## v6
Design top_module_d11, start of the top module:
module top_module_d11(
    i_clk,
    i_reset,
    i_start,
    i_load,
    i_enc_dec,
    i_pt1,
    i_pt2,
    i_key1,
    i_key2,
    i_r,
    o_ct1,
    o_ct2,
    o_done
);
==> flow/config.mk <==
export PLATFORM = sky130hd
export DESIGN_NAME = top_module_d11
export DESIGN_NICKNAME = top_module_d11
export VERILOG_FILES = /design/flow/design.v
export SDC_FILE = /design/flow/constraint.sdc
export NUM_CORES = 4
export LEC_CHECK = 0
export ABC_AREA = 1
export CAP_MARGIN = 20
export CORE_ASPECT_RATIO = 0.81
export CORE_MARGIN = 2
export CORE_UTILIZATION = 72
export CTS_CLUSTER_DIAMETER = 347
export CTS_CLUSTER_SIZE = 37
export HOLD_SLACK_MARGIN = 0.3
export PLACE_DENSITY_LB_ADDON = 0.05
export SETUP_SLACK_MARGIN = 0.86
export SLEW_MARGIN = 20
==> flow/constraint.sdc <==
create_clock -name core_clock -period 3.25 [get_ports {i_clk}]
set_input_delay 0.6500 -clock core_clock [delete_from_list [all_inputs] [get_ports {i_clk}]]
set_output_delay 0.6500 -clock core_clock [all_outputs]
set_load 0.01 [all_outputs]
run.sh (not shown) runs the stock make flow with config.mk's settings and CLKGATE_MAP_FILE=.
v6 failed in 5_1_grt with GRT-0116.
diff inputs: v6 => v7
# v6
export LEC_CHECK = 0
export ABC_AREA = 1
export CAP_MARGIN = 20
export CORE_ASPECT_RATIO = 0.81
export CORE_MARGIN = 2
export CORE_UTILIZATION = 72
export CTS_CLUSTER_DIAMETER = 347
export CTS_CLUSTER_SIZE = 37
export HOLD_SLACK_MARGIN = 0.3
export PLACE_DENSITY_LB_ADDON = 0.05
export SETUP_SLACK_MARGIN = 0.86
export SLEW_MARGIN = 20
create_clock -name core_clock -period 3.25 [get_ports {i_clk}]
# v7
export LEC_CHECK = 0
export CAP_MARGIN = 20
export CORE_MARGIN = 2
export CORE_UTILIZATION = 70
export CTS_CLUSTER_DIAMETER = 347
export CTS_CLUSTER_SIZE = 37
export HOLD_SLACK_MARGIN = 0.3
export SETUP_SLACK_MARGIN = 0.86
export SLEW_MARGIN = 20
create_clock -name core_clock -period 3.31 [get_ports {i_clk}]
==> comparison <==
In the summary table, v7 is marked failed, with error DPL-0033 raised in 4_1_cts.
Of v7 and v6, the run reporting the higher final weighted congestion in routability-driven placement was v6.
Delta (v7 minus v6): mean instance size in the synthesized netlist shows an increase of 2.1 µm²; horizontal extent of the die shows a reduction of 11%.
Comparing v7 and v6, the higher area fraction in and, or, nand and nor cells was measured on v6.
Sort v7 and v6 by XOR/XNOR share of the synthesized area, ascending, and v6 comes first.
Comparing v7 and v6, die area is higher on v6.
Summary of v7 over v6: post-DP HPWL went down by about 15%, synthesized cell count went down, total cells reported by yosys after synthesis has decreased.
Looking at placed instance count across v7 and v6, the one that comes out lower is v7.

* * *

top_module_d11 again, from the RTL that the note above started with.
Settings: LEC_CHECK=0, CAP_MARGIN=20, CORE_MARGIN=2, CORE_UTILIZATION=66, CTS_CLUSTER_SIZE=46, SETUP_SLACK_MARGIN=-0.24, SLEW_MARGIN=20; clock period 3.97 ns.
The baseline stopped in 5_1_grt on GRT-0183.
Next try:
CORE_UTILIZATION = 40   (was 66)
CTS_CLUSTER_SIZE = not set   (was 46)
SETUP_SLACK_MARGIN = 1.05   (was -0.24)
clock period = 5.75 ns   (was 3.97 ns; I/O delays follow)
After rerunning:
- Now the flow completed with no timing, DRC or antenna violations
- area after synthesis stays the same
- die area goes up by 64%
- synthesized cell count stays the same

* * *

Starting RTL as in the previous note.
clock: 4.52 ns
lec_check: 0
cap_margin: 20
core_margin: 2
core_utilization: 66
max_routing_layer: met4
slew_margin: 20
The starting point produced a layout that fails on setup timing.
Rerun with:
--- a/flow/config.mk
+++ b/flow/config.mk
@@ -10 +10 @@
-export CORE_UTILIZATION = 66
+export CORE_UTILIZATION = 40
@@ -12,0 +13 @@
+export TNS_END_PERCENT = 65
==> flow/constraint.sdc (replaced) <==
create_clock -name core_clock -period 6.0 [get_ports {i_clk}]
set_input_delay 1.2000 -clock core_clock [delete_from_list [all_inputs] [get_ports {i_clk}]]
set_output_delay 1.2000 -clock core_clock [all_outputs]
set_load 0.01 [all_outputs]
Result: Now the flow completed with no timing, DRC or antenna violations. Synthesized cell count stays the same. Area after synthesis does not change. Sequential cell count stays the same.
Rerun with:
--- a/flow/config.mk
+++ b/flow/config.mk
@@ -9,4 +9,11 @@
-export CORE_MARGIN = 2
-export CORE_UTILIZATION = 40
-export MAX_ROUTING_LAYER = met4
-export SLEW_MARGIN = 20
+export CELL_PAD_IN_SITES_DETAIL_PLACEMENT = 0
+export CELL_PAD_IN_SITES_GLOBAL_PLACEMENT = 2
+export CORE_ASPECT_RATIO = 1.73
+export CORE_MARGIN = 8
+export CORE_UTILIZATION = 30
+export CTS_CLUSTER_SIZE = 36
+export GPL_ROUTABILITY_DRIVEN = 0
+export HOLD_SLACK_MARGIN = 0.04
+export MAX_ROUTING_LAYER = met5
+export PLACE_DENSITY_LB_ADDON = 0.06
+export SLEW_MARGIN = 5
What happened:
- die size rises by 41%
- cell area rises by 1.1%
- final cell count rises by 8.1%
- wire length rises by 9.8%
- via count falls by 3.4%
- worst setup slack gets better by 57 ps
- first-iteration DRC count falls by 46%
- hold slack gets better by 36 ps
- global-route usage falls by 8.4 points
Rerun with:
==> flow/config.mk (replaced) <==
export PLATFORM = sky130hd
export DESIGN_NAME = top_module_d11
export DESIGN_NICKNAME = top_module_d11
export VERILOG_FILES = /design/flow/design.v
export SDC_FILE = /design/flow/constraint.sdc
export NUM_CORES = 4
export LEC_CHECK = 0
export CAP_MARGIN = 20
export CORE_MARGIN = 2
export CORE_UTILIZATION = 40
export SETUP_SLACK_MARGIN = 0.1
export SLEW_MARGIN = 20
==> flow/constraint.sdc (replaced) <==
create_clock -name core_clock -period 5.75 [get_ports {i_clk}]
set_input_delay 1.1500 -clock core_clock [delete_from_list [all_inputs] [get_ports {i_clk}]]
set_output_delay 1.1500 -clock core_clock [all_outputs]
set_load 0.01 [all_outputs]
Outcome: Worst setup slack gets worse by 66 ps. Non-clock buffer count is lower by 26. Final area decreases slightly. Critical path depth came out lower by 3. Hold slack loses 31 ps. Die size falls by a quarter to a third. Clock skew increases by 4.3 ps. Synthesized area stays the same. Sequential share of layout area grows by 0.19 points.
